==> design/flow/design.v <==
module single_port_mem
  #(
    parameter WIDTH = 8,
    parameter DEPTH = 64,
    parameter FILE = "",
    parameter INIT = 0
  )
  (
    input wire                     clock,
    input wire [WIDTH-1:0]         data,
    input wire [( 
  (DEPTH <= 2) ? 1 : 
  (DEPTH <= 4) ? 2 : 
  (DEPTH <= 8) ? 3 : 
  (DEPTH <= 16) ? 4 : 
  (DEPTH <= 32) ? 5 : 
  (DEPTH <= 64) ? 6 : 
  (DEPTH <= 128) ? 7 : 
  (DEPTH <= 256) ? 8 : 
  (DEPTH <= 512) ? 9 : 
  (DEPTH <= 1024) ? 10 : 
  (DEPTH <= 2048) ? 11 : 
  (DEPTH <= 4096) ? 12 : 
  (DEPTH <= 8192) ? 13 : 
  (DEPTH <= 16384) ? 14 : 
  (DEPTH <= 32768) ? 15 : 
  (DEPTH <= 65536) ? 16 : 
  (DEPTH <= 131072) ? 17 : 
  (DEPTH <= 262144) ? 18 : 
  (DEPTH <= 524288) ? 19 : 
  (DEPTH <= 1048576) ? 20 : 
  (DEPTH <= 2097152) ? 21 : 
  (DEPTH <= 4194304) ? 22 : 
  (DEPTH <= 8388608) ? 23 : 
  (DEPTH <= 16777216) ? 24 : 
  (DEPTH <= 33554432) ? 25 : 
  (DEPTH <= 67108864) ? 26 : 
  (DEPTH <= 134217728) ? 27 : 
  (DEPTH <= 268435456) ? 28 : 
  (DEPTH <= 536870912) ? 29 : 
  (DEPTH <= 1073741824) ? 30 : 
  -1)-1:0] address,
    input wire                     wr_en,
    output reg [WIDTH-1:0]         q
  );
  reg [WIDTH-1:0] mem [DEPTH-1:0] ;
  always @(posedge clock)
    begin
      if (wr_en)
        begin
          mem[address] <= data;
          q <= data;
        end
      q <= mem[address];
    end
endmodule
module delay
#(
  parameter WIDTH = 1,
  parameter DELAY = 1
)
(
  input  wire clk,
  input  wire rst,
  input  wire [WIDTH-1:0] din,
  output wire [WIDTH-1:0] dout
);
reg [WIDTH-1:0] level_buf [1:DELAY+1];
wire [WIDTH-1:0] level [0:DELAY];
assign level[0] = din;
genvar i;
generate
  for (i=0; i < DELAY; i=i+1)
    begin : gen_delay
      always @(posedge clk)
      begin
        if (rst) begin
          level_buf[i+1] <= {WIDTH{1'b0}};
        end
        else begin
          level_buf[i+1] <= level[i];
        end
      end
      assign level[i+1] = level_buf[i+1];
    end
endgenerate
assign dout = level[DELAY];
endmodule
module unit_adder 
#(
  parameter RADIX = 32
  )
(
  input wire carry_in,  
  input wire [RADIX-1:0] din_a,
  input wire [RADIX-1:0] din_b,
  output wire [RADIX-1:0] dout,
  output wire carry_out  
	);
wire [RADIX:0] dout_full;
assign dout_full = din_a + din_b + carry_in;
assign dout = dout_full[RADIX-1:0];
assign carry_out = dout_full[RADIX];
endmodule
module fp_adder 
  #(
  parameter RADIX = 32,
  parameter DIGITS = 14
  )
(
  input wire start,  
  input wire rst,
  input wire clk,
  input wire digit_in_valid,  
  input wire carry_in,
  input wire [RADIX-1:0] digit_a,
  input wire [RADIX-1:0] digit_b,
  output reg digit_out_valid,
  output reg [RADIX-1:0] digit_res,
  output reg done,   
  output reg carry_out
	);
reg running;
reg [( 
  (DIGITS <= 2) ? 1 : 
  (DIGITS <= 4) ? 2 : 
  (DIGITS <= 8) ? 3 : 
  (DIGITS <= 16) ? 4 : 
  (DIGITS <= 32) ? 5 : 
  (DIGITS <= 64) ? 6 : 
  (DIGITS <= 128) ? 7 : 
  (DIGITS <= 256) ? 8 : 
  (DIGITS <= 512) ? 9 : 
  (DIGITS <= 1024) ? 10 : 
  (DIGITS <= 2048) ? 11 : 
  (DIGITS <= 4096) ? 12 : 
  (DIGITS <= 8192) ? 13 : 
  (DIGITS <= 16384) ? 14 : 
  (DIGITS <= 32768) ? 15 : 
  (DIGITS <= 65536) ? 16 : 
  (DIGITS <= 131072) ? 17 : 
  (DIGITS <= 262144) ? 18 : 
  (DIGITS <= 524288) ? 19 : 
  (DIGITS <= 1048576) ? 20 : 
  (DIGITS <= 2097152) ? 21 : 
  (DIGITS <= 4194304) ? 22 : 
  (DIGITS <= 8388608) ? 23 : 
  (DIGITS <= 16777216) ? 24 : 
  (DIGITS <= 33554432) ? 25 : 
  (DIGITS <= 67108864) ? 26 : 
  (DIGITS <= 134217728) ? 27 : 
  (DIGITS <= 268435456) ? 28 : 
  (DIGITS <= 536870912) ? 29 : 
  (DIGITS <= 1073741824) ? 30 : 
  -1)-1:0] counter;
wire [RADIX-1:0] adder_din_a;
wire [RADIX-1:0] adder_din_b;
wire [RADIX-1:0] adder_dout;
reg adder_carry_in;
wire adder_carry_out;
assign adder_din_a = digit_in_valid ? digit_a : {RADIX{1'b0}};
assign adder_din_b = digit_in_valid ? digit_b : {RADIX{1'b0}}; 
always @(posedge clk) begin
  if (rst) begin
    running <= 1'b0;
    adder_carry_in <= 1'b0;
    counter <= {( 
  (DIGITS <= 2) ? 1 : 
  (DIGITS <= 4) ? 2 : 
  (DIGITS <= 8) ? 3 : 
  (DIGITS <= 16) ? 4 : 
  (DIGITS <= 32) ? 5 : 
  (DIGITS <= 64) ? 6 : 
  (DIGITS <= 128) ? 7 : 
  (DIGITS <= 256) ? 8 : 
  (DIGITS <= 512) ? 9 : 
  (DIGITS <= 1024) ? 10 : 
  (DIGITS <= 2048) ? 11 : 
  (DIGITS <= 4096) ? 12 : 
  (DIGITS <= 8192) ? 13 : 
  (DIGITS <= 16384) ? 14 : 
  (DIGITS <= 32768) ? 15 : 
  (DIGITS <= 65536) ? 16 : 
  (DIGITS <= 131072) ? 17 : 
  (DIGITS <= 262144) ? 18 : 
  (DIGITS <= 524288) ? 19 : 
  (DIGITS <= 1048576) ? 20 : 
  (DIGITS <= 2097152) ? 21 : 
  (DIGITS <= 4194304) ? 22 : 
  (DIGITS <= 8388608) ? 23 : 
  (DIGITS <= 16777216) ? 24 : 
  (DIGITS <= 33554432) ? 25 : 
  (DIGITS <= 67108864) ? 26 : 
  (DIGITS <= 134217728) ? 27 : 
  (DIGITS <= 268435456) ? 28 : 
  (DIGITS <= 536870912) ? 29 : 
  (DIGITS <= 1073741824) ? 30 : 
  -1){1'b0}};
    digit_out_valid <= 1'b0;
    done <= 1'b0;
    carry_out <= 1'b0;
    digit_res <= {DIGITS{1'b0}};
  end 
  else begin
    running <= done ? 1'b0 :
               start ? 1'b1 :
               running;
    adder_carry_in <= start ? carry_in :
                      digit_in_valid ?  adder_carry_out :
                      adder_carry_in;
    counter <= done ? {( 
  (DIGITS <= 2) ? 1 : 
  (DIGITS <= 4) ? 2 : 
  (DIGITS <= 8) ? 3 : 
  (DIGITS <= 16) ? 4 : 
  (DIGITS <= 32) ? 5 : 
  (DIGITS <= 64) ? 6 : 
  (DIGITS <= 128) ? 7 : 
  (DIGITS <= 256) ? 8 : 
  (DIGITS <= 512) ? 9 : 
  (DIGITS <= 1024) ? 10 : 
  (DIGITS <= 2048) ? 11 : 
  (DIGITS <= 4096) ? 12 : 
  (DIGITS <= 8192) ? 13 : 
  (DIGITS <= 16384) ? 14 : 
  (DIGITS <= 32768) ? 15 : 
  (DIGITS <= 65536) ? 16 : 
  (DIGITS <= 131072) ? 17 : 
  (DIGITS <= 262144) ? 18 : 
  (DIGITS <= 524288) ? 19 : 
  (DIGITS <= 1048576) ? 20 : 
  (DIGITS <= 2097152) ? 21 : 
  (DIGITS <= 4194304) ? 22 : 
  (DIGITS <= 8388608) ? 23 : 
  (DIGITS <= 16777216) ? 24 : 
  (DIGITS <= 33554432) ? 25 : 
  (DIGITS <= 67108864) ? 26 : 
  (DIGITS <= 134217728) ? 27 : 
  (DIGITS <= 268435456) ? 28 : 
  (DIGITS <= 536870912) ? 29 : 
  (DIGITS <= 1073741824) ? 30 : 
  -1){1'b0}} :
               running & digit_in_valid ? counter + 1 :
               counter;
    digit_out_valid <= digit_in_valid;
    digit_res <= digit_in_valid ? adder_dout : digit_res;
    done <= digit_in_valid & (counter == (DIGITS-1));
    carry_out <= digit_in_valid & (counter == (DIGITS-1)) ? adder_carry_out : carry_out;
  end
end
unit_adder #(.RADIX(RADIX)) unit_adder_inst (
  .din_a(adder_din_a),
  .din_b(adder_din_b),
  .carry_in(adder_carry_in),
  .carry_out(adder_carry_out),
  .dout(adder_dout)
  );
endmodule
module serial_comparator 
#(
  parameter RADIX = 32,
  parameter DIGITS = 14
  )
(
  input wire start,
  input wire rst,
  input wire clk,
  input wire digit_valid,
  input wire [RADIX-1:0] digit_a, 
  input wire [RADIX-1:0] digit_b, 
  output reg a_bigger_than_b,
  output reg done
);
reg comp_array [DIGITS-1:0];
reg [( 
  (DIGITS <= 2) ? 1 : 
  (DIGITS <= 4) ? 2 : 
  (DIGITS <= 8) ? 3 : 
  (DIGITS <= 16) ? 4 : 
  (DIGITS <= 32) ? 5 : 
  (DIGITS <= 64) ? 6 : 
  (DIGITS <= 128) ? 7 : 
  (DIGITS <= 256) ? 8 : 
  (DIGITS <= 512) ? 9 : 
  (DIGITS <= 1024) ? 10 : 
  (DIGITS <= 2048) ? 11 : 
  (DIGITS <= 4096) ? 12 : 
  (DIGITS <= 8192) ? 13 : 
  (DIGITS <= 16384) ? 14 : 
  (DIGITS <= 32768) ? 15 : 
  (DIGITS <= 65536) ? 16 : 
  (DIGITS <= 131072) ? 17 : 
  (DIGITS <= 262144) ? 18 : 
  (DIGITS <= 524288) ? 19 : 
  (DIGITS <= 1048576) ? 20 : 
  (DIGITS <= 2097152) ? 21 : 
  (DIGITS <= 4194304) ? 22 : 
  (DIGITS <= 8388608) ? 23 : 
  (DIGITS <= 16777216) ? 24 : 
  (DIGITS <= 33554432) ? 25 : 
  (DIGITS <= 67108864) ? 26 : 
  (DIGITS <= 134217728) ? 27 : 
  (DIGITS <= 268435456) ? 28 : 
  (DIGITS <= 536870912) ? 29 : 
  (DIGITS <= 1073741824) ? 30 : 
  -1)-1:0] counter;
reg running;
reg done_buf;
wire digit_a_bigger_than_b;
wire digit_a_equal_to_b;
assign digit_a_bigger_than_b = digit_valid & (digit_a > digit_b);
assign digit_a_equal_to_b = digit_valid & (digit_a == digit_b); 
always @(posedge clk) begin
  if (rst) begin
    comp_array[0] <= 1'b0;
    comp_array[1] <= 1'b0;
    comp_array[2] <= 1'b0;
    comp_array[3] <= 1'b0;
    comp_array[4] <= 1'b0;
    comp_array[5] <= 1'b0;
    comp_array[6] <= 1'b0;
    comp_array[7] <= 1'b0;
    comp_array[8] <= 1'b0;
    comp_array[9] <= 1'b0;
    comp_array[10] <= 1'b0;
    comp_array[11] <= 1'b0;
    comp_array[12] <= 1'b0;
    comp_array[13] <= 1'b0;
  end
  else begin
    comp_array[0] <= digit_valid & (counter == 0) ? digit_a_bigger_than_b :
                     digit_valid ? comp_array[0] & digit_a_equal_to_b :
                     comp_array[0];
    comp_array[1] <= digit_valid & (counter == 1) ? digit_a_bigger_than_b :
                     digit_valid ? comp_array[1] & digit_a_equal_to_b :
                     comp_array[1];
    comp_array[2] <= digit_valid & (counter == 2) ? digit_a_bigger_than_b :
                     digit_valid ? comp_array[2] & digit_a_equal_to_b :
                     comp_array[2];
    comp_array[3] <= digit_valid & (counter == 3) ? digit_a_bigger_than_b :
                     digit_valid ? comp_array[3] & digit_a_equal_to_b :
                     comp_array[3];
    comp_array[4] <= digit_valid & (counter == 4) ? digit_a_bigger_than_b :
                     digit_valid ? comp_array[4] & digit_a_equal_to_b :
                     comp_array[4];
    comp_array[5] <= digit_valid & (counter == 5) ? digit_a_bigger_than_b :
                     digit_valid ? comp_array[5] & digit_a_equal_to_b :
                     comp_array[5];
    comp_array[6] <= digit_valid & (counter == 6) ? digit_a_bigger_than_b :
                     digit_valid ? comp_array[6] & digit_a_equal_to_b :
                     comp_array[6];
    comp_array[7] <= digit_valid & (counter == 7) ? digit_a_bigger_than_b :
                     digit_valid ? comp_array[7] & digit_a_equal_to_b :
                     comp_array[7];
    comp_array[8] <= digit_valid & (counter == 8) ? digit_a_bigger_than_b :
                     digit_valid ? comp_array[8] & digit_a_equal_to_b :
                     comp_array[8];
    comp_array[9] <= digit_valid & (counter == 9) ? digit_a_bigger_than_b :
                     digit_valid ? comp_array[9] & digit_a_equal_to_b :
                     comp_array[9];
    comp_array[10] <= digit_valid & (counter == 10) ? digit_a_bigger_than_b :
                     digit_valid ? comp_array[10] & digit_a_equal_to_b :
                     comp_array[10];
    comp_array[11] <= digit_valid & (counter == 11) ? digit_a_bigger_than_b :
                     digit_valid ? comp_array[11] & digit_a_equal_to_b :
                     comp_array[11];
    comp_array[12] <= digit_valid & (counter == 12) ? digit_a_bigger_than_b :
                     digit_valid ? comp_array[12] & digit_a_equal_to_b :
                     comp_array[12];
    comp_array[13] <= digit_valid & (counter == 13) ? digit_a_bigger_than_b : comp_array[13];
  end
end
always @(posedge clk) begin
  if (rst) begin
    running <= 1'b0;
    done_buf <= 1'b0;
    done <= 1'b0;
    a_bigger_than_b <= 1'b0;
    counter <= {( 
  (DIGITS <= 2) ? 1 : 
  (DIGITS <= 4) ? 2 : 
  (DIGITS <= 8) ? 3 : 
  (DIGITS <= 16) ? 4 : 
  (DIGITS <= 32) ? 5 : 
  (DIGITS <= 64) ? 6 : 
  (DIGITS <= 128) ? 7 : 
  (DIGITS <= 256) ? 8 : 
  (DIGITS <= 512) ? 9 : 
  (DIGITS <= 1024) ? 10 : 
  (DIGITS <= 2048) ? 11 : 
  (DIGITS <= 4096) ? 12 : 
  (DIGITS <= 8192) ? 13 : 
  (DIGITS <= 16384) ? 14 : 
  (DIGITS <= 32768) ? 15 : 
  (DIGITS <= 65536) ? 16 : 
  (DIGITS <= 131072) ? 17 : 
  (DIGITS <= 262144) ? 18 : 
  (DIGITS <= 524288) ? 19 : 
  (DIGITS <= 1048576) ? 20 : 
  (DIGITS <= 2097152) ? 21 : 
  (DIGITS <= 4194304) ? 22 : 
  (DIGITS <= 8388608) ? 23 : 
  (DIGITS <= 16777216) ? 24 : 
  (DIGITS <= 33554432) ? 25 : 
  (DIGITS <= 67108864) ? 26 : 
  (DIGITS <= 134217728) ? 27 : 
  (DIGITS <= 268435456) ? 28 : 
  (DIGITS <= 536870912) ? 29 : 
  (DIGITS <= 1073741824) ? 30 : 
  -1){1'b0}};
  end 
  else begin
    running <= done ? 1'b0 :
               start ? 1'b1 :
               running;
    counter <= done ? {( 
  (DIGITS <= 2) ? 1 : 
  (DIGITS <= 4) ? 2 : 
  (DIGITS <= 8) ? 3 : 
  (DIGITS <= 16) ? 4 : 
  (DIGITS <= 32) ? 5 : 
  (DIGITS <= 64) ? 6 : 
  (DIGITS <= 128) ? 7 : 
  (DIGITS <= 256) ? 8 : 
  (DIGITS <= 512) ? 9 : 
  (DIGITS <= 1024) ? 10 : 
  (DIGITS <= 2048) ? 11 : 
  (DIGITS <= 4096) ? 12 : 
  (DIGITS <= 8192) ? 13 : 
  (DIGITS <= 16384) ? 14 : 
  (DIGITS <= 32768) ? 15 : 
  (DIGITS <= 65536) ? 16 : 
  (DIGITS <= 131072) ? 17 : 
  (DIGITS <= 262144) ? 18 : 
  (DIGITS <= 524288) ? 19 : 
  (DIGITS <= 1048576) ? 20 : 
  (DIGITS <= 2097152) ? 21 : 
  (DIGITS <= 4194304) ? 22 : 
  (DIGITS <= 8388608) ? 23 : 
  (DIGITS <= 16777216) ? 24 : 
  (DIGITS <= 33554432) ? 25 : 
  (DIGITS <= 67108864) ? 26 : 
  (DIGITS <= 134217728) ? 27 : 
  (DIGITS <= 268435456) ? 28 : 
  (DIGITS <= 536870912) ? 29 : 
  (DIGITS <= 1073741824) ? 30 : 
  -1){1'b0}} :
               (start | running) & digit_valid ? counter + 1 :
               counter;
    done_buf <= digit_valid & (counter == (DIGITS-1)) ? 1'b1 : 1'b0;
    done <= done_buf;
    a_bigger_than_b <= comp_array[0] | comp_array[1] | comp_array[2] | comp_array[3] | comp_array[4] | comp_array[5] | comp_array[6] | comp_array[7] | comp_array[8] | comp_array[9] | comp_array[10] | comp_array[11] | comp_array[12] | comp_array[13];
  end
end
wire comp_array_0;
wire comp_array_1;
wire comp_array_2;
wire comp_array_3;
wire comp_array_4;
wire comp_array_5;
wire comp_array_6;
wire comp_array_7;
wire comp_array_8;
wire comp_array_9;
wire comp_array_10;
wire comp_array_11;
wire comp_array_12;
wire comp_array_13;
assign comp_array_0 = comp_array[0];
assign comp_array_1 = comp_array[1];
assign comp_array_2 = comp_array[2];
assign comp_array_3 = comp_array[3];
assign comp_array_4 = comp_array[4];
assign comp_array_5 = comp_array[5];
assign comp_array_6 = comp_array[6];
assign comp_array_7 = comp_array[7];
assign comp_array_8 = comp_array[8];
assign comp_array_9 = comp_array[9];
assign comp_array_10 = comp_array[10];
assign comp_array_11 = comp_array[11];
assign comp_array_12 = comp_array[12];
assign comp_array_13 = comp_array[13];
endmodule
module fp2_sub_add_correction
#(
  parameter RADIX = 32,
  parameter DIGITS = 14,
  parameter DIGITS_LOG = ( 
  (DIGITS <= 2) ? 1 : 
  (DIGITS <= 4) ? 2 : 
  (DIGITS <= 8) ? 3 : 
  (DIGITS <= 16) ? 4 : 
  (DIGITS <= 32) ? 5 : 
  (DIGITS <= 64) ? 6 : 
  (DIGITS <= 128) ? 7 : 
  (DIGITS <= 256) ? 8 : 
  (DIGITS <= 512) ? 9 : 
  (DIGITS <= 1024) ? 10 : 
  (DIGITS <= 2048) ? 11 : 
  (DIGITS <= 4096) ? 12 : 
  (DIGITS <= 8192) ? 13 : 
  (DIGITS <= 16384) ? 14 : 
  (DIGITS <= 32768) ? 15 : 
  (DIGITS <= 65536) ? 16 : 
  (DIGITS <= 131072) ? 17 : 
  (DIGITS <= 262144) ? 18 : 
  (DIGITS <= 524288) ? 19 : 
  (DIGITS <= 1048576) ? 20 : 
  (DIGITS <= 2097152) ? 21 : 
  (DIGITS <= 4194304) ? 22 : 
  (DIGITS <= 8388608) ? 23 : 
  (DIGITS <= 16777216) ? 24 : 
  (DIGITS <= 33554432) ? 25 : 
  (DIGITS <= 67108864) ? 26 : 
  (DIGITS <= 134217728) ? 27 : 
  (DIGITS <= 268435456) ? 28 : 
  (DIGITS <= 536870912) ? 29 : 
  (DIGITS <= 1073741824) ? 30 : 
  -1), 
  parameter FILE_CONST_PX2 = "px2.mem",
  parameter FILE_CONST_PX4 = "px4.mem"
)
(
  input wire start,
  input wire rst,
  input wire clk,
  input wire [2:0] cmd,  
  input wire extension_field_op,  
  output wire mem_a_0_rd_en,
  output wire [DIGITS_LOG-1:0] mem_a_0_rd_addr,
  input  wire [RADIX-1:0] mem_a_0_dout,
  output wire mem_a_1_rd_en,
  output wire [DIGITS_LOG-1:0] mem_a_1_rd_addr,
  input  wire [RADIX-1:0] mem_a_1_dout,
  output wire mem_b_0_rd_en,
  output wire [DIGITS_LOG-1:0] mem_b_0_rd_addr,
  input  wire [RADIX-1:0] mem_b_0_dout,
  output wire mem_b_1_rd_en,
  output wire [DIGITS_LOG-1:0] mem_b_1_rd_addr,
  input  wire [RADIX-1:0] mem_b_1_dout,
  output wire px2_mem_rd_en,
  output wire [DIGITS_LOG-1:0] px2_mem_rd_addr,
  input  wire [RADIX-1:0] px2_mem_dout,
  output wire px4_mem_rd_en,
  output wire [DIGITS_LOG-1:0] px4_mem_rd_addr,
  input  wire [RADIX-1:0] px4_mem_dout,
  input wire mem_c_0_rd_en,
  input wire [DIGITS_LOG-1:0] mem_c_0_rd_addr,
  output  wire [RADIX-1:0] mem_c_0_dout,
  input wire mem_c_1_rd_en,
  input wire [DIGITS_LOG-1:0] mem_c_1_rd_addr,
  output  wire [RADIX-1:0] mem_c_1_dout,
  output reg busy,
  output reg done
);
wire left_adder_start;
wire left_adder_digit_in_valid;
wire left_adder_carry_in;
wire [RADIX-1:0] left_adder_digit_a;
wire [RADIX-1:0] left_adder_digit_b;
wire left_adder_digit_out_valid;
wire [RADIX-1:0] left_adder_digit_res;
wire left_adder_done;
wire left_adder_carry_out;
wire right_adder_start;
wire right_adder_digit_in_valid;
wire right_adder_carry_in;
wire [RADIX-1:0] right_adder_digit_a;
wire [RADIX-1:0] right_adder_digit_b;
wire right_adder_digit_out_valid;
wire [RADIX-1:0] right_adder_digit_res;
wire right_adder_done;
wire right_adder_carry_out;
reg left_comparator_start;
reg left_comparator_digit_valid;
wire [RADIX-1:0] left_comparator_digit_a;
wire [RADIX-1:0] left_comparator_digit_b;
wire left_comparator_a_bigger_than_b;
wire left_comparator_done;
wire right_comparator_start;
wire right_comparator_digit_valid;
wire [RADIX-1:0] right_comparator_digit_a;
wire [RADIX-1:0] right_comparator_digit_b;
wire right_comparator_a_bigger_than_b;
wire right_comparator_done;
wire mem_c_0_add_0_wr_en;
wire [DIGITS_LOG-1:0] mem_c_0_add_0_wr_addr;
wire [DIGITS_LOG-1:0] mem_c_0_wr_addr;
wire [RADIX-1:0] mem_c_0_add_0_din;
wire mem_c_0_add_0_rd_en;
wire [DIGITS_LOG-1:0] mem_c_0_add_0_rd_addr;
wire [RADIX-1:0] mem_c_0_add_0_dout;
wire mem_c_0_add_1_wr_en;
wire [DIGITS_LOG-1:0] mem_c_0_add_1_wr_addr;
wire [RADIX-1:0] mem_c_0_add_1_din; 
wire [RADIX-1:0] mem_c_0_add_1_dout; 
wire mem_c_1_add_0_wr_en;
wire [DIGITS_LOG-1:0] mem_c_1_add_0_wr_addr;
wire [RADIX-1:0] mem_c_1_add_0_din;
wire mem_c_1_add_0_rd_en;
wire [DIGITS_LOG-1:0] mem_c_1_add_0_rd_addr;
wire [RADIX-1:0] mem_c_1_add_0_dout;
wire mem_c_1_add_1_wr_en;
wire [DIGITS_LOG-1:0] mem_c_1_add_1_wr_addr;
wire [RADIX-1:0] mem_c_1_add_1_din; 
wire [RADIX-1:0] mem_c_1_add_1_dout; 
reg [DIGITS_LOG-1:0] rd_counter;
reg [DIGITS_LOG-1:0] rd_counter_buf;
reg add_0_running_pre;
reg add_0_running;
reg left_fpadd_correction_needed;
reg left_fpsub_correction_needed;
reg right_fpadd_correction_needed;
reg right_fpsub_correction_needed;
reg add_1_running_pre;
reg add_1_running;
reg add_counter;
wire comparator_enabled;
wire adder_1_start;
wire init_carry_in;
assign mem_c_0_dout = (cmd == 3'd3) ? mem_c_0_add_0_dout : mem_c_0_add_1_dout;
assign mem_c_1_dout = (cmd == 3'd3) ? mem_c_1_add_0_dout : mem_c_1_add_1_dout;
assign init_carry_in = (start & ((cmd == 3'd2) || (cmd == 3'd4) || (cmd == 3'd5)));
assign left_adder_start = start | adder_1_start;
assign left_adder_carry_in =  init_carry_in || (adder_1_start & left_fpadd_correction_needed);
assign left_adder_digit_in_valid = add_0_running | add_1_running;
assign left_adder_digit_a = add_0_running ? mem_a_0_dout :
                            add_1_running ? mem_c_0_add_0_dout :
                            {RADIX{1'b0}}; 
assign left_adder_digit_b = add_0_running & ((cmd == 3'd1) || (cmd == 3'd3)) ? mem_b_0_dout :
                            add_0_running ? ~(mem_b_0_dout) :
                            add_1_running & (cmd == 3'd1) & left_fpadd_correction_needed ? ~(px2_mem_dout) :
                            add_1_running & (((cmd == 3'd2) & left_fpsub_correction_needed) || (cmd == 3'd4)) ? px2_mem_dout :
                            add_1_running & (cmd == 3'd5)? px4_mem_dout :
                            {RADIX{1'b0}};
assign right_adder_start = left_adder_start & extension_field_op;
assign right_adder_carry_in = init_carry_in || ((cmd == 3'd1) & right_fpadd_correction_needed);
assign right_adder_digit_in_valid = left_adder_digit_in_valid & extension_field_op;
assign right_adder_digit_a = add_0_running & extension_field_op ? mem_a_1_dout :
                             add_1_running & extension_field_op ? mem_c_1_add_0_dout :
                            {RADIX{1'b0}}; 
assign right_adder_digit_b = add_0_running & extension_field_op & ((cmd == 3'd1) || (cmd == 3'd3)) ? mem_b_1_dout :
                             add_0_running & extension_field_op ? ~(mem_b_1_dout) :
                             add_1_running & extension_field_op & (cmd == 3'd1) & right_fpadd_correction_needed ? ~(px2_mem_dout) :
                             add_1_running & extension_field_op & (((cmd == 3'd2) & right_fpsub_correction_needed) || (cmd == 3'd4)) ? px2_mem_dout :
                             add_1_running & extension_field_op & (cmd == 3'd5)? px4_mem_dout :
                             {RADIX{1'b0}};
assign mem_a_0_rd_en = add_0_running_pre;
assign mem_a_0_rd_addr = mem_a_0_rd_en ? rd_counter : {DIGITS_LOG{1'b0}};
assign mem_b_0_rd_en = mem_a_0_rd_en;
assign mem_b_0_rd_addr = mem_a_0_rd_addr;
assign mem_c_0_add_0_wr_en = left_adder_digit_out_valid & (add_counter == 1'b0);
assign mem_c_0_add_0_wr_addr = (add_counter == 1'b0) ? mem_c_0_wr_addr : {DIGITS_LOG{1'b0}};
assign mem_c_0_add_0_din = (add_counter == 1'b0) ? left_adder_digit_res : {RADIX{1'b0}};
assign mem_c_0_add_0_rd_en = add_1_running_pre;
assign mem_c_0_add_0_rd_addr = (add_counter == 1'b1) ? rd_counter : {DIGITS_LOG{1'b0}};
assign mem_c_0_add_1_wr_en = left_adder_digit_out_valid & (add_counter == 1'b1);
assign mem_c_0_add_1_wr_addr = (add_counter == 1'b1) ? mem_c_0_wr_addr : {DIGITS_LOG{1'b0}};
assign mem_c_0_add_1_din = (add_counter == 1'b1) ? left_adder_digit_res : {RADIX{1'b0}};
assign mem_a_1_rd_addr = mem_a_0_rd_addr;
assign mem_a_1_rd_en = mem_a_0_rd_en;
assign mem_b_1_rd_addr = mem_b_0_rd_addr;
assign mem_b_1_rd_en = mem_b_0_rd_en;
assign mem_c_1_add_0_wr_en = extension_field_op & mem_c_0_add_0_wr_en;
assign mem_c_1_add_0_wr_addr = extension_field_op ? mem_c_0_add_0_wr_addr : {DIGITS_LOG{1'b0}};
assign mem_c_1_add_0_din = (add_counter == 1'b0) & extension_field_op ? right_adder_digit_res : {RADIX{1'b0}};
assign mem_c_1_add_0_rd_en = extension_field_op & add_1_running_pre;
assign mem_c_1_add_0_rd_addr = extension_field_op ? mem_c_0_add_0_rd_addr : {DIGITS_LOG{1'b0}};
assign mem_c_1_add_1_wr_en = extension_field_op & mem_c_0_add_1_wr_en;
assign mem_c_1_add_1_wr_addr = extension_field_op ? mem_c_0_add_1_wr_addr : {DIGITS_LOG{1'b0}};
assign mem_c_1_add_1_din = extension_field_op & (add_counter == 1'b1) ? right_adder_digit_res : {RADIX{1'b0}};
assign comparator_enabled = (add_counter == 1'b0) & (cmd == 3'd1);
assign left_comparator_digit_a = comparator_enabled ? left_adder_digit_res : {RADIX{1'b0}};
assign left_comparator_digit_b = comparator_enabled ? px2_mem_dout : {RADIX{1'b0}};
assign right_comparator_start = left_comparator_start & extension_field_op;
assign right_comparator_digit_valid = left_comparator_digit_valid & extension_field_op;
assign right_comparator_digit_a = comparator_enabled & extension_field_op ? right_adder_digit_res : {RADIX{1'b0}};
assign right_comparator_digit_b = extension_field_op ? left_comparator_digit_b : {RADIX{1'b0}};
assign px2_mem_rd_en = (cmd == 3'd1) || (((cmd == 3'd2) || (cmd == 3'd4)) & add_1_running_pre);
assign px2_mem_rd_addr = (add_1_running_pre & px2_mem_rd_en) ? rd_counter : 
                         px2_mem_rd_en ? rd_counter_buf :
                         {DIGITS_LOG{1'b0}};
assign px4_mem_rd_en = (cmd == 3'd5) & add_1_running_pre;
assign px4_mem_rd_addr = px4_mem_rd_en ? rd_counter : {DIGITS_LOG{1'b0}}; 
always @(posedge clk) begin
  if (rst) begin
    add_0_running_pre <= 1'b0;
    add_0_running <= 1'b0;
    add_1_running_pre <= 1'b0;
    add_1_running <= 1'b0;
    busy <= 1'b0;
    done <= 1'b0;
    add_counter <= 1'b0;  
    rd_counter <= {DIGITS_LOG{1'b0}};
    rd_counter_buf <= {DIGITS_LOG{1'b0}};
    left_comparator_start <= 1'b0;
    left_comparator_digit_valid <= 1'b0; 
    left_fpadd_correction_needed <= 1'b0;
    right_fpadd_correction_needed <= 1'b0;
    left_fpsub_correction_needed <= 1'b0; 
    right_fpsub_correction_needed <= 1'b0;  
  end 
  else begin
    add_0_running_pre <= start ? 1'b1 :
                         (rd_counter == (DIGITS-1)) ? 1'b0 :
                         add_0_running_pre;
    add_0_running <= add_0_running_pre;
    add_1_running_pre <= adder_1_start ? 1'b1 :  
                         (rd_counter == (DIGITS-1)) ? 1'b0 :
                         add_1_running_pre;
    add_1_running <= add_1_running_pre;
    add_counter <= start | done ? 1'b0 :
                   left_adder_done ? 1'b1 :
                   add_counter;
    busy <= start ? 1'b1 :
            done ? 1'b0 :
            busy;
    rd_counter <= start | adder_1_start ? {DIGITS_LOG{1'b0}} :  
                  busy & (rd_counter < (DIGITS-1)) ? rd_counter + 1 :
                  rd_counter;
    rd_counter_buf <= rd_counter;
    left_comparator_start <= left_adder_start & (add_counter == 1'b0) & (cmd == 3'd1);
    left_comparator_digit_valid <= (add_counter == 1'b0) & (cmd == 3'd1) ? left_adder_digit_in_valid : 1'b0; 
    left_fpadd_correction_needed <= start | done ? 1'b0 :
                                    (cmd == 3'd1) & left_comparator_a_bigger_than_b & left_comparator_done ? 1'b1 :
                                    left_fpadd_correction_needed;
    right_fpadd_correction_needed <= start | done ? 1'b0 :
                                    (cmd == 3'd1) & right_comparator_a_bigger_than_b & right_comparator_done ? 1'b1 :
                                    right_fpadd_correction_needed;
    left_fpsub_correction_needed <= start | done ? 1'b0 :
                                    (mem_c_0_add_0_wr_en & (mem_c_0_add_0_wr_addr == (DIGITS-1))) ? mem_c_0_add_0_din[RADIX-1] :
                                    left_fpsub_correction_needed;
    right_fpsub_correction_needed <= start | done ? 1'b0 :
                                    (mem_c_1_add_0_wr_en & (mem_c_1_add_0_wr_addr == (DIGITS-1))) ? mem_c_1_add_0_din[RADIX-1] :
                                    right_fpsub_correction_needed;
    done <= (cmd == 3'd3) ? mem_c_0_add_0_wr_en & (mem_c_0_wr_addr == (DIGITS-1)) :
            (add_counter == 1'b1) & mem_c_0_add_1_wr_en & (mem_c_0_wr_addr == (DIGITS-1));
  end
end
fp_adder #(.RADIX(RADIX), .DIGITS(DIGITS)) fp_left_adder_inst (
  .start(left_adder_start),
  .rst(rst),
  .clk(clk),
  .digit_in_valid(left_adder_digit_in_valid),
  .carry_in(left_adder_carry_in),
  .digit_a(left_adder_digit_a),
  .digit_b(left_adder_digit_b),
  .digit_out_valid(left_adder_digit_out_valid),
  .digit_res(left_adder_digit_res),
  .done(left_adder_done),
  .carry_out(left_adder_carry_out)
  );
fp_adder #(.RADIX(RADIX), .DIGITS(DIGITS)) fp_right_adder_inst (
  .start(right_adder_start),
  .rst(rst),
  .clk(clk),
  .digit_in_valid(right_adder_digit_in_valid),
  .carry_in(right_adder_carry_in),
  .digit_a(right_adder_digit_a),
  .digit_b(right_adder_digit_b),
  .digit_out_valid(right_adder_digit_out_valid),
  .digit_res(right_adder_digit_res),
  .done(right_adder_done),
  .carry_out(right_adder_carry_out)
  );
serial_comparator #(.RADIX(RADIX), .DIGITS(DIGITS)) left_serial_comparator_inst (
  .start(left_comparator_start),
  .rst(rst),
  .clk(clk),
  .digit_valid(left_comparator_digit_valid), 
  .digit_a(left_comparator_digit_a),
  .digit_b(left_comparator_digit_b), 
  .a_bigger_than_b(left_comparator_a_bigger_than_b),
  .done(left_comparator_done)
  );
serial_comparator #(.RADIX(RADIX), .DIGITS(DIGITS)) right_serial_comparator_inst (
  .start(right_comparator_start),
  .rst(rst),
  .clk(clk),
  .digit_valid(right_comparator_digit_valid), 
  .digit_a(right_comparator_digit_a),
  .digit_b(right_comparator_digit_b), 
  .a_bigger_than_b(right_comparator_a_bigger_than_b),
  .done(right_comparator_done)
  );
single_port_mem #(.WIDTH(RADIX), .DEPTH(DIGITS)) single_port_mem_inst_c_0_add_0 (  
  .clock(clk),
  .data(mem_c_0_add_0_din),
  .address(mem_c_0_add_0_wr_en ? mem_c_0_add_0_wr_addr : (mem_c_0_add_0_rd_en ? mem_c_0_add_0_rd_addr : mem_c_0_rd_addr)),
  .wr_en(mem_c_0_add_0_wr_en),
  .q(mem_c_0_add_0_dout)
  );
single_port_mem #(.WIDTH(RADIX), .DEPTH(DIGITS)) single_port_mem_inst_c_0_add_1 (  
  .clock(clk),
  .data(mem_c_0_add_1_din),
  .address(mem_c_0_add_1_wr_en ? mem_c_0_add_1_wr_addr : mem_c_0_rd_addr),
  .wr_en(mem_c_0_add_1_wr_en),
  .q(mem_c_0_add_1_dout)
  );
single_port_mem #(.WIDTH(RADIX), .DEPTH(DIGITS)) single_port_mem_inst_c_1_add_0 (  
  .clock(clk),
  .data(mem_c_1_add_0_din),
  .address(mem_c_1_add_0_wr_en ? mem_c_1_add_0_wr_addr : (mem_c_1_add_0_rd_en ? mem_c_1_add_0_rd_addr : mem_c_1_rd_addr)),
  .wr_en(mem_c_1_add_0_wr_en),
  .q(mem_c_1_add_0_dout)
  );
single_port_mem #(.WIDTH(RADIX), .DEPTH(DIGITS)) single_port_mem_inst_c_1_add_1 (  
  .clock(clk),
  .data(mem_c_1_add_1_din),
  .address(mem_c_1_add_1_wr_en ? mem_c_1_add_1_wr_addr : mem_c_1_rd_addr),
  .wr_en(mem_c_1_add_1_wr_en),
  .q(mem_c_1_add_1_dout)
  );
delay #(.WIDTH(1), .DELAY(3)) delay_inst_adder_1_start (
  .clk(clk),
  .rst(rst),
  .din(left_adder_done & (add_counter == 1'b0) & (cmd != 3'd3)),
  .dout(adder_1_start)
  );
delay #(.WIDTH(DIGITS_LOG), .DELAY(1)) delay_inst_mem_c_0_wr_addr (
  .clk(clk),
  .rst(rst),
  .din(rd_counter_buf),
  .dout(mem_c_0_wr_addr)
  );
endmodule
==> design/flow/run.sh <==
#!/bin/bash
# the make line also repeats each setting of config.mk as NAME=value (left out here)
make -C /OpenROAD-flow-scripts/flow DESIGN_CONFIG=/design/flow/config.mk WORK_HOME=/design/flow/orfs CLKGATE_MAP_FILE= finish
==> design/flow/config.mk <==
export PLATFORM = sky130hd
export DESIGN_NAME = fp2_sub_add_correction
export DESIGN_NICKNAME = fp2_sub_add_correction
export VERILOG_FILES = /design/flow/design.v
export SDC_FILE = /design/flow/constraint.sdc
export NUM_CORES = 4
export LEC_CHECK = 0
export CAP_MARGIN = 20
export CORE_MARGIN = 2
export CORE_UTILIZATION = 66
export SETUP_SLACK_MARGIN = 0.75
export SLEW_MARGIN = 20
==> design/flow/constraint.sdc <==
create_clock -name core_clock -period 3.3 [get_ports {clk}]
set_input_delay 0.6600 -clock core_clock [delete_from_list [all_inputs] [get_ports {clk}]]
set_output_delay 0.6600 -clock core_clock [all_outputs]
set_load 0.01 [all_outputs]
==> results.sh, run 1 <==
# physical design summary
export IMPL_cp_max_fo=21
export IMPL_nFillCells=6294
export IMPL_p_total_uw=55400
export IMPL_cts_tree="done"
export IMPL_crit_type="reg -> reg"
export IMPL_drc=0
export IMPL_instances_no_fill=8479
export IMPL_topCellsByArea="edfxtp_1 62%, mux4_2 9.1%, dfxtp_1 6.3%, nand2_1 2.4%, ha_1 2.0%"
export IMPL_synth_top_cell_by_area="edfxtp_1"
export IMPL_hold_path_class="in -> reg"
export IMPL_grt_pass1_wl_um=418000
export IMPL_numSynthFlops=2065
export IMPL_cp_required_ns=4.01
export IMPL_maxCapViolations=0
export IMPL_crit_end="fp_right_adder_inst.adder_carry_in"
export IMPL_crit_family="AND-OR/OR-AND gates"
export IMPL_max_stage_delay_ns=0.36
export IMPL_fmax_mhz=268
export IMPL_pre_cts_slack_ns=-1.58
export IMPL_clock_latency_ns=0.85
export IMPL_max_vdd_ir_drop_mv=0.618
export IMPL_min_period_ns=3.74
export IMPL_end_kind="register"
export IMPL_grt_total_usage_pct=44.1
export IMPL_vias=59475
export IMPL_cts_sinks=2065
export IMPL_dieHeight_um=367
export IMPL_power_share_sequential_pct=51.4
export IMPL_grt_pass1_vias=57232
export IMPL_grt_max_degree=71
export IMPL_grt_setup_unrepaired="true"
export IMPL_cts_max_path_buffers=3
export IMPL_rr_startpoint="add_1_running"
export IMPL_hold_worst_slack_ns=0.307
export IMPL_hpwl_um=178000
export IMPL_edf_count=1792
export IMPL_drv_slew=0
export IMPL_gp_congestion=0.998
export IMPL_power_leader="sequential cells"
export IMPL_p_sw_share_pct=23.2
export IMPL_dp_cells=7973
export IMPL_synthesis_area_um2=86800
export IMPL_setup_viol_count_final=45
export IMPL_ys_sh_aoi_pct=7.50
export IMPL_die_area_um2=134000
export IMPL_yosys_area_um2=86800
export IMPL_p_per_area_nw_per_um2=512
export IMPL_firstDrtPassIters=7
export IMPL_drt_iter0_drc=9232
export IMPL_worstSetupStartpointType="register"
export IMPL_adder_share_pct=2.09
export IMPL_yosys_warnings=9
export IMPL_fin_ws_ns=-0.435
export IMPL_cpMostUsedCell="nand2_1"
export IMPL_post_route_period_util_pct=113
export IMPL_r2r_slack_ns=-0.44
export IMPL_p_switching_uw=12900
export IMPL_wl_um=300000
export IMPL_ff2ff_path_depth=16
export IMPL_ys_sh_simple_pct=7.19
export IMPL_warnings=45
export IMPL_muxShareOfSynthArea_pct=11.7
export IMPL_r2r_end="fp_right_adder_inst.adder_carry_in"
export IMPL_relSlewSlack_pct=31.5
export IMPL_arrival_ns=4.45
export IMPL_utilization_pct=82.7
export IMPL_status="complete, but fails checks"
export IMPL_synth_distinct_cells=79
export IMPL_wl_per_cell_um=35.4
export IMPL_path_depth=16
export IMPL_die_x_um=367
export IMPL_syn_to_final_growth_pct=24.7
export IMPL_grt_ovfl_total=0
export IMPL_async_flop_share_pct=0
export IMPL_failed_checks="negative setup slack"
export IMPL_num_rows=133
export IMPL_min_to="left_serial_comparator_inst.done"
export IMPL_htree_levels=4
export IMPL_clk_power_uw=22900
export IMPL_logic_family="multiplexers"
export IMPL_syn_inst=5552
export IMPL_pg_seq_uw=28500
export IMPL_antenna_left=0
export IMPL_pwr_share_clk_pct=41.2
export IMPL_leakagePower_uw=0.0370
export IMPL_finClkSkew_ns=0.0779
export IMPL_common_cells="1,792 x edfxtp_1, 547 x nand2_1, 352 x mux4_2"
export IMPL_avgSynthCellArea_um2=15.6
export IMPL_hp_start="rst"
export IMPL_via_per_inst=7.01
export IMPL_tightestPinTransition_ns=1.02
export IMPL_comb_power_share_pct=7.3
export IMPL_antenna_found_initial=41
export IMPL_slowest_stage="dfxtp_2"
export IMPL_hold_depth=2
export IMPL_coreArea_um2=131000
export IMPL_fp_util_pct=66.3
export IMPL_powerComb_uw=4060
export IMPL_cts_buffers=197
export IMPL_hold_viol=0
export IMPL_clkTransAtPathRegs_ns=0.06
export IMPL_ys_sh_xor_pct=1.25
export IMPL_synth_top_cell_area_share_pct=62.0
export IMPL_synth_nets=5904
export IMPL_io_buffer_count=302
export IMPL_pin_count=305
export IMPL_crit_chain="buf_6 > nand2_1 > buf_4 > nor2_2 > buf_12 > a22o_1 > ha_1 > and4_1 > o211ai_1 > o211a_1 > o211ai_1 > nand2_1 > o21ai_2 > a221o_1 > nand2_1 > a2111oi_2"
export IMPL_ff_type="edfxtp_1"
export IMPL_root_buffer="clkbuf_16"
export IMPL_crit_start="add_1_running"
export IMPL_top_cell="edfxtp_1"
export IMPL_intPower_uw=42600
export IMPL_yosysCellCount=5552
export IMPL_ys_seq_share_pct=68.3
export IMPL_path_buffers=3
export IMPL_nNetsFinal=6870
## final cells by class
cell class / count / area, µm² / area share, %
repair buffers: 1134 / 11900 / 11.0
inverters: 29 / 109 / 0.100
well taps: 1755 / 2200 / 2.03
clock buffers: 273 / 5440 / 5.02
flip-flops and latches: 2065 / 59300 / 54.7
multi-input cells: 3091 / 28300 / 26.1
diodes: 31 / 77.6 / 0.0716
clock inverters: 101 / 1020 / 0.940
## stage by stage
step | area [µm²] | TNS (ns)
after detailed placement | 98700 | -165.94
after global placement | 98700 | -152.89
after global routing | 108000 | -16.98
after CTS | 107000 | -6.70
after floorplan | 87500 | -28.53
final | 108000 | -10.04
## per-layer routing
layer  part of all wire (%)  up-vias  GRT usage (%)
met3                     13     1000           13.1
met1                     34    29644           57.6
met5                  0.057        -              0
li1                       -    23718              -
met2                     46     5087           66.8
met4                    6.9       26           25.4
## what timing repair did
item                       CTS  global route
setup buffers               64            29
resized                    344           342
hold endpoints to repair     0             0
hold buffers                 0             0
cloned                       7             1
setup endpoints to repair  914           858
pin swaps                  112           134
==> inputs of run 2 (changes only) <==
CORE_UTILIZATION = 70   (was 66)
CTS_CLUSTER_SIZE = 37   (was not set)
PLACE_DENSITY = 0.6   (was not set)
SETUP_SLACK_MARGIN = 0.78   (was 0.75)
clock period = 2.68 ns   (was 3.3 ns; I/O delays follow)
==> run 2 against run 1 <==
  * The flow now stops in global routing
  * Synthesized cell count did not move
  * Die size fell by 5.7%
  * Area after synthesis stayed put
==> results.sh, run 2 <==
# yosys + openroad results
export IMPL_status="aborted with a tool error"
export IMPL_stop_stage="global routing"
export IMPL_tool_error="[ERROR GRT-0232] Routing congestion too high. Check the congestion heatmap in the GUI."
export IMPL_root_buffer="clkbuf_16"
export IMPL_yosys_area_um2=86800
export IMPL_yosys_warnings=9
export IMPL_muxShareOfSynthArea_pct=11.7
export IMPL_dieHeight_um=356
export IMPL_post_dp_cell_area_um2=101000
export IMPL_die_area_um2=127000
export IMPL_edf_count=1792
export IMPL_grt_ovfl_total=5517
export IMPL_num_rows=129
export IMPL_hpwl_um=194000
export IMPL_ys_sh_aoi_pct=7.50
export IMPL_numSynthFlops=2065
export IMPL_common_cells="1,792 x edfxtp_1, 547 x nand2_1, 352 x mux4_2"
export IMPL_synthesis_area_um2=86800
export IMPL_adder_share_pct=2.09
export IMPL_async_flop_share_pct=0
export IMPL_yosysCellCount=5552
export IMPL_grt_total_usage_pct=97.7
export IMPL_synth_nets=5904
export IMPL_coreArea_um2=123000
export IMPL_cts_sinks=2065
export IMPL_syn_inst=5552
export IMPL_cts_buffers=191
export IMPL_io_buffer_count=302
export IMPL_synth_distinct_cells=79
export IMPL_avgSynthCellArea_um2=15.6
export IMPL_htree_levels=4
export IMPL_fp_util_pct=70.3
export IMPL_pin_count=305
export IMPL_die_x_um=356
export IMPL_synth_top_cell_by_area="edfxtp_1"
export IMPL_ys_sh_xor_pct=1.25
export IMPL_logic_family="multiplexers"
export IMPL_topCellsByArea="edfxtp_1 62%, mux4_2 9.1%, dfxtp_1 6.3%, nand2_1 2.4%, ha_1 2.0%"
export IMPL_cts_max_path_buffers=3
export IMPL_ys_seq_share_pct=68.3
export IMPL_gp_congestion=1.04
export IMPL_ys_sh_simple_pct=7.19
export IMPL_top_cell="edfxtp_1"
export IMPL_synth_top_cell_area_share_pct=62.0
export IMPL_ff_type="edfxtp_1"
## run 2: per-layer routing
metal	GRT overflow	GRT usage, %
met5	65	72.6
met4	1280	102
met3	531	88.4
met2	2998	109
met1	643	94.0
## run 2: what timing repair did
item,in CTS
setup buffers,46
pin swaps,108
resized,246
endpoints found under the setup margin,3266
hold buffers,0
endpoints found under the hold margin,0
gates cloned,8
## run 2: metrics by stage
stage	std cells	setup WS, ns
detailed placement	8008	-2.03
floorplan	5552	-1.22
global placement	8008	-1.96
CTS	8423	-1.08
==> inputs of run 3 (changes only) <==
ABC_AREA = 1   (was not set)
CAP_MARGIN = 30   (was 20)
CELL_PAD_IN_SITES_DETAIL_PLACEMENT = 1   (was not set)
CELL_PAD_IN_SITES_GLOBAL_PLACEMENT = 2   (was not set)
CORE_MARGIN = 10   (was 2)
CORE_UTILIZATION = 41   (was 70)
CTS_CLUSTER_SIZE = 22   (was 37)
GPL_ROUTABILITY_DRIVEN = 1   (was not set)
GPL_TIMING_DRIVEN = 1   (was not set)
MAX_ROUTING_LAYER = met4   (was not set)
MIN_ROUTING_LAYER = met2   (was not set)
PLACE_DENSITY = 0.85   (was 0.6)
SETUP_SLACK_MARGIN = not set   (was 0.78)
SLEW_MARGIN = 40   (was 20)
clock period = 3.11 ns   (was 2.68 ns; I/O delays follow)
==> run 3 against run 2 <==
  * Now fails the layout checks on negative setup slack
  * Synthesized cell count is 50% higher
  * Die size is 85% higher
  * Area after synthesis is 2.1% higher
==> results.sh, run 3 <==
# physical design summary
export IMPL_wl_per_cell_um=31.5
export IMPL_nFillCells=22163
export IMPL_io_buffer_count=302
export IMPL_die_area_um2=235000
export IMPL_crit_chain="inv_4 > nor3_2 > buf_4 > buf_4 > buf_4 > clkinvlp_4 > or2_4 > nand2_4 > o21ai_4 > nand2_2 > o21ai_2 > fa_2 > inv_2 > nand3_2 > nand2_2 > inv_4 > o21ai_4 > nand2_2 > nand2_4 > nand2_4 > nand3_2 > nand3_2 > nand2_1 > inv_1"
export IMPL_instances_no_fill=12673
export IMPL_wl_um=399000
export IMPL_crit_type="reg -> reg"
export IMPL_drv_slew=0
export IMPL_rr_startpoint="left_fpadd_correction_needed"
export IMPL_coreArea_um2=215000
export IMPL_max_vdd_ir_drop_mv=0.640
export IMPL_hpwl_um=263000
export IMPL_avgSynthCellArea_um2=10.7
export IMPL_crit_start="left_fpadd_correction_needed"
export IMPL_hold_path_class="in -> reg"
export IMPL_common_cells="2,290 x nand2_1, 1,792 x edfxtp_1, 766 x nor2_1"
export IMPL_fmax_mhz=302
export IMPL_async_flop_share_pct=0
export IMPL_clk_power_uw=27600
export IMPL_grt_setup_unrepaired="true"
export IMPL_yosysCellCount=8311
export IMPL_setup_tns_final_ns=-6.65
export IMPL_path_buffers=8
export IMPL_worstSetupStartpointType="register"
export IMPL_cp_max_fo=5
export IMPL_ys_sh_simple_pct=17.2
export IMPL_max_stage_delay_ns=0.39
export IMPL_topCellsByArea="edfxtp_1 61%, nand2_1 9.7%, dfxtp_1 6.2%, a22oi_1 3.5%, nor2_1 3.2%"
export IMPL_relSlewSlack_pct=32.4
export IMPL_num_rows=170
export IMPL_pg_seq_uw=30300
export IMPL_root_buffer="clkbuf_16"
export IMPL_comb_area_um2=30500
export IMPL_antenna_left=0
export IMPL_syn_to_final_growth_pct=34.3
export IMPL_cts_sinks=2065
export IMPL_grt_ovfl_total=0
export IMPL_hp_start="rst"
export IMPL_cp_required_ns=3.96
export IMPL_end_kind="register"
export IMPL_fp_util_pct=41.3
export IMPL_edf_count=1792
export IMPL_r2r_slack_ns=-0.20
export IMPL_maxCapViolations=0
export IMPL_p_sw_share_pct=26.6
export IMPL_hold_viol=0
export IMPL_comb_power_share_pct=11.3
export IMPL_r2r_end="fp_left_adder_inst.digit_res[24]"
export IMPL_cts_tree="done"
export IMPL_failed_checks="negative setup slack"
export IMPL_synthesis_area_um2=88700
export IMPL_slowest_stage="fa_2"
export IMPL_pin_count=305
export IMPL_gp_congestion=1.17
export IMPL_numSynthFlops=2065
export IMPL_cts_max_path_buffers=3
export IMPL_finClkSkew_ns=0.119
export IMPL_firstDrtPassIters=17
export IMPL_grt_pass1_vias=108205
export IMPL_grt_pass1_wl_um=549000
export IMPL_grt_max_degree=78
export IMPL_top_cell="nand2_1"
export IMPL_nNetsFinal=9939
export IMPL_tightestPinTransition_ns=1.01
export IMPL_clkTransAtPathRegs_ns=0.07
export IMPL_adder_share_pct=2.05
export IMPL_crit_end="fp_left_adder_inst.digit_res[24]"
export IMPL_setup_viol_count_final=75
export IMPL_vias=97880
export IMPL_ctsHoldBuffers=0
export IMPL_antenna_found_initial=0
export IMPL_power_leader="sequential cells"
export IMPL_synth_top_cell_area_share_pct=60.7
export IMPL_path_depth=24
export IMPL_die_x_um=485
export IMPL_synth_nets=8663
export IMPL_leakagePower_uw=0.0481
export IMPL_muxShareOfSynthArea_pct=0
export IMPL_clock_latency_ns=0.96
export IMPL_crit_family="simple AND/OR/NAND/NOR gates"
export IMPL_logic_family="simple AND/OR/NAND/NOR gates"
export IMPL_dieHeight_um=485
export IMPL_intPower_uw=47900
export IMPL_grt_total_usage_pct=50.0
export IMPL_p_switching_uw=17400
export IMPL_hold_depth=3
export IMPL_powerComb_uw=7370
export IMPL_min_period_ns=3.31
export IMPL_ys_seq_share_pct=66.9
export IMPL_syn_inst=8311
export IMPL_drt_iter0_drc=25094
export IMPL_synth_distinct_cells=48
export IMPL_power_share_sequential_pct=46.5
export IMPL_synth_top_cell_by_area="edfxtp_1"
export IMPL_htree_levels=4
export IMPL_ys_sh_aoi_pct=9.10
export IMPL_status="complete, but fails checks"
export IMPL_dp_cells=12074
export IMPL_p_per_area_nw_per_um2=548
export IMPL_min_to="right_serial_comparator_inst.done"
export IMPL_via_per_inst=7.72
export IMPL_arrival_ns=4.17
export IMPL_post_route_period_util_pct=107
export IMPL_seqCellArea_um2=59300
export IMPL_ys_sh_xor_pct=0.168
export IMPL_ff_type="edfxtp_1"
export IMPL_yosys_warnings=9
export IMPL_ff2ff_path_depth=24
export IMPL_warnings=42
export IMPL_yosys_area_um2=88700
export IMPL_drc=0
export IMPL_pwr_share_clk_pct=42.3
export IMPL_fin_ws_ns=-0.205
export IMPL_cts_buffers=214
==> run 3: cell type report <==
type | count | share of cell area, %
Sequential cell | 2065 | 49.8
Multi-Input combinational cell | 5224 | 25.6
Timing Repair Buffer | 1476 | 13.4
Clock buffer | 293 | 4.96
Tap cell | 2838 | 2.98
Inverter | 605 | 1.97
Clock inverter | 114 | 1.22
Antenna cell | 57 | 0.120
Timing Repair inverter | 1 | 0.00630
==> run 3: stage by stage <==
step                      hold WS [ns]  setup slack (ns)  total power [µW]  instance area [µm²]  utilization, %
final                            0.217            -0.205             65300               119000            55.4
after global routing             0.236            -0.305             66200               119000            55.4
after CTS                        0.162           -0.0685             63700               115000            53.8
after detailed placement         0.405             -1.83             36800               105000            49.0
after global placement           0.391             -1.85             36700               105000            48.9
after floorplan                  0.388            -0.680             33000                88900               -
==> run 3: metal layers <==
metal | share of wire, % | global-route usage, % | vias up
met1 | 0 | - | 31391
met3 | 38 | 58.1 | 4844
met5 | 0 | - | -
met2 | 47 | 57.1 | 30283
met4 | 15 | 22.0 | 0
li1 | - | - | 31362
==> run 3: timing repair <==
action,4_1_cts,5_1_grt
gates cloned,9,19
setup buffers,56,71
pin swaps,181,225
gates resized,751,709
endpoints found under the setup margin,162,214
==> inputs of run 4 (changes only) <==
CELL_PAD_IN_SITES_DETAIL_PLACEMENT = not set   (was 1)
CELL_PAD_IN_SITES_GLOBAL_PLACEMENT = not set   (was 2)
CORE_MARGIN = 2   (was 10)
CORE_UTILIZATION = 72   (was 41)
CTS_CLUSTER_SIZE = 25   (was 22)
GPL_TIMING_DRIVEN = not set   (was 1)
HOLD_SLACK_MARGIN = 0.15   (was not set)
MAX_ROUTING_LAYER = not set   (was met4)
MIN_ROUTING_LAYER = not set   (was met2)
PLACE_DENSITY = 0.35   (was 0.85)
SETUP_SLACK_MARGIN = 0.39   (was not set)
SLEW_MARGIN = 15   (was 40)
clock period = 2.79 ns   (was 3.11 ns; I/O delays follow)
==> run 4 against run 3 <==
  * The flow now stops in global routing
  * Synthesized cell count stayed put
  * Area after synthesis stayed put
  * Die size is 46% lower
==> results.sh, run 4 <==
# yosys + openroad results
export IMPL_status="aborted with a tool error"
export IMPL_stop_stage="global routing"
export IMPL_tool_error="[ERROR GRT-0232] Routing congestion too high. Check the congestion heatmap in the GUI."
export IMPL_grt_ovfl_total=343
export IMPL_async_flop_share_pct=0
export IMPL_edf_count=1792
export IMPL_cts_buffers=192
export IMPL_common_cells="2,290 x nand2_1, 1,792 x edfxtp_1, 766 x nor2_1"
export IMPL_htree_levels=4
export IMPL_yosysCellCount=8311
export IMPL_ys_sh_xor_pct=0.168
export IMPL_coreArea_um2=122000
export IMPL_gp_congestion=1.03
export IMPL_root_buffer="clkbuf_16"
export IMPL_avgSynthCellArea_um2=10.7
export IMPL_logic_family="simple AND/OR/NAND/NOR gates"
export IMPL_post_dp_cell_area_um2=102000
export IMPL_fp_util_pct=72.6
export IMPL_yosys_area_um2=88700
export IMPL_hpwl_um=217000
export IMPL_synth_top_cell_area_share_pct=60.7
export IMPL_cts_max_path_buffers=3
export IMPL_grt_total_usage_pct=81.8
export IMPL_adder_share_pct=2.05
export IMPL_synth_distinct_cells=48
export IMPL_ys_sh_simple_pct=17.2
export IMPL_dieHeight_um=355
export IMPL_io_buffer_count=302
export IMPL_ff_type="edfxtp_1"
export IMPL_synthesis_area_um2=88700
export IMPL_numSynthFlops=2065
export IMPL_synth_nets=8663
export IMPL_pin_count=305
export IMPL_topCellsByArea="edfxtp_1 61%, nand2_1 9.7%, dfxtp_1 6.2%, a22oi_1 3.5%, nor2_1 3.2%"
export IMPL_cts_sinks=2065
export IMPL_die_x_um=355
export IMPL_die_area_um2=126000
export IMPL_muxShareOfSynthArea_pct=0
export IMPL_pre_cts_slack_ns=-1.59
export IMPL_num_rows=128
export IMPL_top_cell="nand2_1"
export IMPL_ys_sh_aoi_pct=9.10
export IMPL_yosys_warnings=9
export IMPL_syn_inst=8311
export IMPL_synth_top_cell_by_area="edfxtp_1"
export IMPL_ys_seq_share_pct=66.9
[run 4: timing repair]
item / CTS
hold buffers: 1
endpoints found under the hold margin: 8
setup endpoints to repair: 2127
resized: 813
pin swaps: 120
setup buffers: 60
gates cloned: 18
[run 4: metal layers]
| layer | overflow | global-route usage [%] |
|---|---|---|
| met5 | 3 | 42.5 |
| met2 | 144 | 94.9 |
| met4 | 130 | 79.7 |
| met3 | 37 | 69.5 |
| met1 | 29 | 83.0 |
[run 4: metrics by stage]
step                      power [µW]  instances  utilization, %
after global placement         39900      10674            83.2
after CTS                      68000      11118            90.8
after detailed placement       40100      10674            83.2
after floorplan                36900       8311               -
==> inputs of run 5 (changes only) <==
CORE_UTILIZATION = 41   (was 72)
PLACE_DENSITY = 0.85   (was 0.35)
SETUP_SLACK_MARGIN = not set   (was 0.39)
SLEW_MARGIN = 20   (was 15)
clock period = 5.93 ns   (was 2.79 ns; I/O delays follow)
==> run 5 against run 4 <==
  * The run now finishes clean
  * Die size up 75%
  * Synthesized cell count unchanged
  * Area after synthesis stayed put
==> results.sh, run 5 <==
# physical design summary
export IMPL_status="complete, no violations"
export IMPL_coreArea_um2=215000
export IMPL_ff_type="edfxtp_1"
export IMPL_async_flop_share_pct=0
export IMPL_clock_latency_ns=0.85
export IMPL_synth_nets=8663
export IMPL_grt_use_met1_pct=30.2
export IMPL_clkTransAtPathRegs_ns=0.06
export IMPL_end_kind="output port"
export IMPL_fp_util_pct=41.3
export IMPL_pg_seq_uw=15900
export IMPL_die_area_um2=220000
export IMPL_p_per_area_nw_per_um2=298
export IMPL_arrival_ns=4.43
export IMPL_gp_congestion=1.05
export IMPL_use_met3_pct=5.99
export IMPL_grt_pass1_wl_um=428000
export IMPL_max_vdd_ir_drop_mv=0.293
export IMPL_cp_max_fo=5
export IMPL_syn_inst=8311
export IMPL_p_sw_share_pct=24.0
export IMPL_fmax_mhz=178
export IMPL_synth_top_cell_area_share_pct=60.7
export IMPL_power_leader="sequential cells"
export IMPL_cp_required_ns=4.74
export IMPL_min_period_ns=5.61
export IMPL_crit_family="buffers and inverters"
export IMPL_edf_count=1792
export IMPL_p_switching_uw=7270
export IMPL_powerComb_uw=2380
export IMPL_io_buffer_count=302
export IMPL_ctsHoldBuffers=0
export IMPL_cts_sinks=2065
export IMPL_ys_sh_xor_pct=0.168
export IMPL_yosysCellCount=8311
export IMPL_vias=67380
export IMPL_r2r_slack_ns=1.61
export IMPL_num_rows=170
export IMPL_max_stage_delay_ns=0.73
export IMPL_via_per_inst=5.81
export IMPL_post_dp_cell_area_um2=95700
export IMPL_htree_levels=4
export IMPL_crit_type="in -> out"
export IMPL_ctsResizeCount=0
export IMPL_power_share_sequential_pct=52.4
export IMPL_slowest_stage="o22ai_1"
export IMPL_r2r_end="single_port_mem_inst_c_0_add_1.mem[4][12]"
export IMPL_synth_top_cell_by_area="edfxtp_1"
export IMPL_setup_tns_final_ns=0
export IMPL_numSynthFlops=2065
export IMPL_antenna_found_initial=30
export IMPL_root_buffer="clkbuf_16"
export IMPL_use_met2_pct=42.6
export IMPL_syn_to_final_growth_pct=14.9
export IMPL_dieHeight_um=469
export IMPL_maxCapViolations=0
export IMPL_finClkSkew_ns=0.0462
export IMPL_yosys_area_um2=88700
export IMPL_avgSynthCellArea_um2=10.7
export IMPL_hold_depth=2
export IMPL_comb_power_share_pct=7.8
export IMPL_top_cell="nand2_1"
export IMPL_hold_viol=0
export IMPL_fin_area_um2=102000
export IMPL_yosys_warnings=9
export IMPL_hp_start="delay_inst_adder_1_start.level_buf[2]"
export IMPL_ys_seq_share_pct=66.9
export IMPL_crit_end="px2_mem_rd_addr[1]"
export IMPL_cts_setup_buffers=0
export IMPL_intPower_uw=23000
export IMPL_path_buffers=4
export IMPL_warnings=41
export IMPL_muxShareOfSynthArea_pct=0
export IMPL_ys_sh_aoi_pct=9.10
export IMPL_drv_slew=0
export IMPL_leakagePower_uw=0.0399
export IMPL_nFillCells=18328
export IMPL_pin_count=305
export IMPL_rr_startpoint="add_counter"
export IMPL_crit_start="cmd[0]"
export IMPL_hold_path_class="reg -> reg"
export IMPL_min_to="delay_inst_adder_1_start.level_buf[3]"
export IMPL_path_depth=9
export IMPL_topCellsByArea="edfxtp_1 61%, nand2_1 9.7%, dfxtp_1 6.2%, a22oi_1 3.5%, nor2_1 3.2%"
export IMPL_synth_distinct_cells=48
export IMPL_grt_busiest_layer="met2"
export IMPL_pwr_share_clk_pct=39.7
export IMPL_cpMostUsedCell="nand2_1"
export IMPL_tightestPinTransition_ns=1.02
export IMPL_ff2ff_path_depth=10
export IMPL_grt_total_usage_pct=26.6
export IMPL_grt_max_degree=125
export IMPL_grt_setup_unrepaired="false"
export IMPL_grt_pass1_vias=65402
export IMPL_grt_ovfl_total=0
export IMPL_setup_viol_count_final=0
export IMPL_relSlewSlack_pct=31.7
export IMPL_antenna_left=0
export IMPL_worstSetupStartpointType="input port"
export IMPL_drt_iter0_drc=9282
export IMPL_crit_chain="clkdlybuf4s50_1 > inv_1 > nor2_1 > nand2_1 > buf_4 > nand2_1 > nand2_1 > o22ai_1 > clkdlybuf4s50_1"
export IMPL_cts_buffers=183
export IMPL_wl_per_cell_um=25.9
export IMPL_nNetsFinal=8927
export IMPL_drc=0
export IMPL_ys_sh_simple_pct=17.2
export IMPL_firstDrtPassIters=6
export IMPL_wl_um=301000
export IMPL_common_cells="2,290 x nand2_1, 1,792 x edfxtp_1, 766 x nor2_1"
export IMPL_synthesis_area_um2=88700
export IMPL_post_route_period_util_pct=94.7
export IMPL_die_x_um=469
export IMPL_clk_power_uw=12000
export IMPL_logic_family="simple AND/OR/NAND/NOR gates"
export IMPL_hpwl_um=193000
export IMPL_adder_share_pct=2.05
export IMPL_cts_max_path_buffers=3
export IMPL_cts_tree="done"
run 5: metrics by stage:
step	hold WS [ns]	util [%]	setup WS (ns)	power, µW	instances
finish	0.408	47.4	0.317	30300	11590
global placement	0.393	44.5	0.396	18400	11216
CTS	0.406	47.4	0.707	30200	11568
floorplan	0.388	-	0.853	17300	8311
detailed placement	0.396	44.5	0.372	18500	11222
global route	0.417	47.4	0.449	31000	11579
run 5: area by class of cell:
type | instances | area [µm²] | share of cell area [%]
Antenna cell | 16 | 40.0 | 0.0393
Clock buffer | 244 | 4940 | 4.85
Clock inverter | 102 | 1130 | 1.11
Inverter | 605 | 2280 | 2.23
Multi-Input combinational cell | 5224 | 25800 | 25.3
Sequential cell | 2065 | 59300 | 58.2
Tap cell | 2838 | 3550 | 3.49
Timing Repair Buffer | 496 | 4820 | 4.73
run 5: layer usage:
layer	wire length, µm	vias to the layer above
met5	136	-
met4	28800	22
met3	32100	1093
met2	140000	4653
met1	99400	32283
li1	-	29329
Power figures rest on the tool's default switching activity, not on a simulated workload.
